==> flow/design.v (excerpt) <==
module badicecream(input         Clk,                 
                             Reset,               
                             frame_clk,           
                input [10:0]   DrawX, DrawY ,    
				input [15:0]   keycode,				  
               	output logic is_BI	,			 
				output logic [10:0] BI_X, BI_Y,
				input logic up_wall, down_wall , left_wall, right_wall,
				output logic [10:0] BI_X_Pos, BI_Y_Pos,
				output logic [5:0] BI_BlkX_Pos, BI_BlkY_Pos
              );
For scale: about 940 cells after synthesis, about 0.0064 mm2 of cells after synthesis.
==> flow/config.mk <==
export PLATFORM = sky130hd
export DESIGN_NAME = badicecream
export DESIGN_NICKNAME = badicecream
export VERILOG_FILES = /design/flow/design.v
export SDC_FILE = /design/flow/constraint.sdc
export NUM_CORES = 4
export LEC_CHECK = 0
export ABC_AREA = 1
export CAP_MARGIN = 20
export CORE_MARGIN = 2
export CORE_UTILIZATION = 59
export CTS_CLUSTER_DIAMETER = 371
export CTS_CLUSTER_SIZE = 100
export SETUP_SLACK_MARGIN = 0.2
export SLEW_MARGIN = 20
==> flow/constraint.sdc <==
create_clock -name core_clock -period 4.35 [get_ports {Clk}]
set_input_delay 0.8700 -clock core_clock [delete_from_list [all_inputs] [get_ports {Clk}]]
set_output_delay 0.8700 -clock core_clock [all_outputs]
set_load 0.01 [all_outputs]
run.sh (not shown) runs the stock make flow with config.mk's settings and CLKGATE_MAP_FILE=.
The first run completed, yet does not pass: negative setup slack.
Then changed:
--- a/flow/config.mk
+++ b/flow/config.mk
@@ -11,2 +11 @@
-export CORE_UTILIZATION = 59
-export CTS_CLUSTER_DIAMETER = 371
+export CORE_UTILIZATION = 72
==> flow/constraint.sdc (replaced) <==
create_clock -name core_clock -period 6.28 [get_ports {Clk}]
set_input_delay 1.2560 -clock core_clock [delete_from_list [all_inputs] [get_ports {Clk}]]
set_output_delay 1.2560 -clock core_clock [all_outputs]
set_load 0.01 [all_outputs]
This time the run died in 4_1_cts (DPL-0038); synthesized cell count is unchanged; area after synthesis stays the same; die size shrinks by 17%.
Then changed:
--- a/flow/config.mk
+++ b/flow/config.mk
@@ -12,2 +12,3 @@
-export CTS_CLUSTER_SIZE = 100
-export SETUP_SLACK_MARGIN = 0.2
+export CTS_CLUSTER_DIAMETER = 391
+export PLACE_DENSITY = 0.4
+export SETUP_SLACK_MARGIN = -0.39
==> flow/constraint.sdc (replaced) <==
create_clock -name core_clock -period 4.01 [get_ports {Clk}]
set_input_delay 0.8020 -clock core_clock [delete_from_list [all_inputs] [get_ports {Clk}]]
set_output_delay 0.8020 -clock core_clock [all_outputs]
set_load 0.01 [all_outputs]
=> Now the flow failed in 3_5_place_dp. Synthesized area is unchanged. Die area does not change. Synthesized cell count is unchanged.

---

## wip/onyx
Starting RTL as in the previous note.
make LEC_CHECK=0 ABC_AREA=1 CAP_MARGIN=20 CORE_ASPECT_RATIO=0.5 CORE_MARGIN=4 CORE_UTILIZATION=56 CTS_CLUSTER_DIAMETER=253 CTS_CLUSTER_SIZE=99 SETUP_SLACK_MARGIN=0.2 SLEW_MARGIN=20 TNS_END_PERCENT=10 finish   # period 8.0 ns
Relative to wip/onyx, the following input files were edited for wip/pepper:
# wip/onyx
export LEC_CHECK = 0
export ABC_AREA = 1
export CAP_MARGIN = 20
export CORE_ASPECT_RATIO = 0.5
export CORE_MARGIN = 4
export CORE_UTILIZATION = 56
export CTS_CLUSTER_DIAMETER = 253
export CTS_CLUSTER_SIZE = 99
export SETUP_SLACK_MARGIN = 0.2
export SLEW_MARGIN = 20
export TNS_END_PERCENT = 10
create_clock -name core_clock -period 8.0 [get_ports {Clk}]
# wip/pepper
export LEC_CHECK = 0
export CAP_MARGIN = 20
export CORE_MARGIN = 4
export CORE_UTILIZATION = 56
export CTS_CLUSTER_DIAMETER = 253
export CTS_CLUSTER_SIZE = 99
export SETUP_SLACK_MARGIN = 0.2
export SLEW_MARGIN = 20
export TNS_END_PERCENT = 10
create_clock -name core_clock -period 8.0 [get_ports {Clk}]
==> comparison <==
- Compared with wip/onyx, non-clock buffer total of the final layout in wip/pepper increased by more than a quarter.
- Going from wip/onyx to wip/pepper, met2 capacity usage during global routing grew by 5.5 points, clock-buffer cell count decreased 1, detailed-placement wirelength estimate saw a decrease.
- In the final reports, the cell area of wip/pepper is smaller than that of wip/onyx.
- Compared with wip/onyx, wip/pepper shows a worst slew margin relative to its limit that is 17 points lower.
- On wire length on met3: between wip/pepper and wip/onyx, it ends up lower for wip/pepper.
- Diff wip/onyx -> wip/pepper | logic depth of the worst path, buffers included | decrease of 11
> inputs changed (wip/pepper -> wip/indigo)
# wip/pepper
export LEC_CHECK = 0
export CAP_MARGIN = 20
export CORE_MARGIN = 4
export CORE_UTILIZATION = 56
export CTS_CLUSTER_DIAMETER = 253
export CTS_CLUSTER_SIZE = 99
export SETUP_SLACK_MARGIN = 0.2
export SLEW_MARGIN = 20
export TNS_END_PERCENT = 10
create_clock -name core_clock -period 8.0 [get_ports {Clk}]
# wip/indigo
export LEC_CHECK = 0
export ABC_AREA = 1
export CAP_MARGIN = 15
export CORE_MARGIN = 2
export CORE_UTILIZATION = 40
export GPL_ROUTABILITY_DRIVEN = 0
export GPL_TIMING_DRIVEN = 0
export MAX_ROUTING_LAYER = met4
export SETUP_SLACK_MARGIN = 0.2
export SLEW_MARGIN = 30
create_clock -name core_clock -period 8.0 [get_ports {Clk}]
Results
In the tables for wip/pepper and wip/indigo, global-route usage reads lower with wip/indigo. Cmp wip/pepper and wip/indigo / sequential share of layout area / higher: wip/pepper. Between wip/indigo and wip/pepper, it is wip/indigo whose net count entering floorplan is higher, by 210. In the metrics for wip/pepper and wip/indigo, the one carrying the higher count of multi-input gates is wip/indigo. Routing usage on met3 was lower in wip/indigo than in wip/pepper. | first-pass GRT wire length | wip/indigo vs wip/pepper | better |. Compared to wip/pepper, wip/indigo reaches a higher achievable clock. Between wip/pepper and wip/indigo, critical path depth is higher for wip/indigo, wip/pepper comes in under that. The higher utilization of the core after routing of wip/pepper and wip/indigo is in wip/pepper. | area reported by Yosys stat | lower: wip/pepper |.
What wip/umber does differently from wip/indigo at the input level:
# wip/indigo
export LEC_CHECK = 0
export ABC_AREA = 1
export CAP_MARGIN = 15
export CORE_MARGIN = 2
export CORE_UTILIZATION = 40
export GPL_ROUTABILITY_DRIVEN = 0
export GPL_TIMING_DRIVEN = 0
export MAX_ROUTING_LAYER = met4
export SETUP_SLACK_MARGIN = 0.2
export SLEW_MARGIN = 30
create_clock -name core_clock -period 8.0 [get_ports {Clk}]
# wip/umber
export LEC_CHECK = 0
export ABC_AREA = 1
export CAP_MARGIN = 20
export CORE_MARGIN = 4
export CORE_UTILIZATION = 56
export CTS_CLUSTER_DIAMETER = 253
export CTS_CLUSTER_SIZE = 99
export SETUP_SLACK_MARGIN = 1.46
export SLEW_MARGIN = 20
export TNS_END_PERCENT = 10
create_clock -name core_clock -period 8.0 [get_ports {Clk}]
[summary]
wip/umber: all stages complete, timing, DRC and antenna checks passed
wip/umber gives less number of logic stages on the critical path including buffering than wip/indigo did.
The width of the die in wip/umber sits 16 um below the value recorded for wip/indigo.
On global-route usage: between wip/umber and wip/indigo, it ends up higher for wip/umber.
Number of clock buffers in the layout: higher on wip/indigo
For wip/indigo, the startpoint of the worst setup timing path was DrawY[0], unlike wip/umber, where it was keycode[15].
In the tables for wip/umber and wip/indigo, standard-cell row count reads lower with wip/umber.
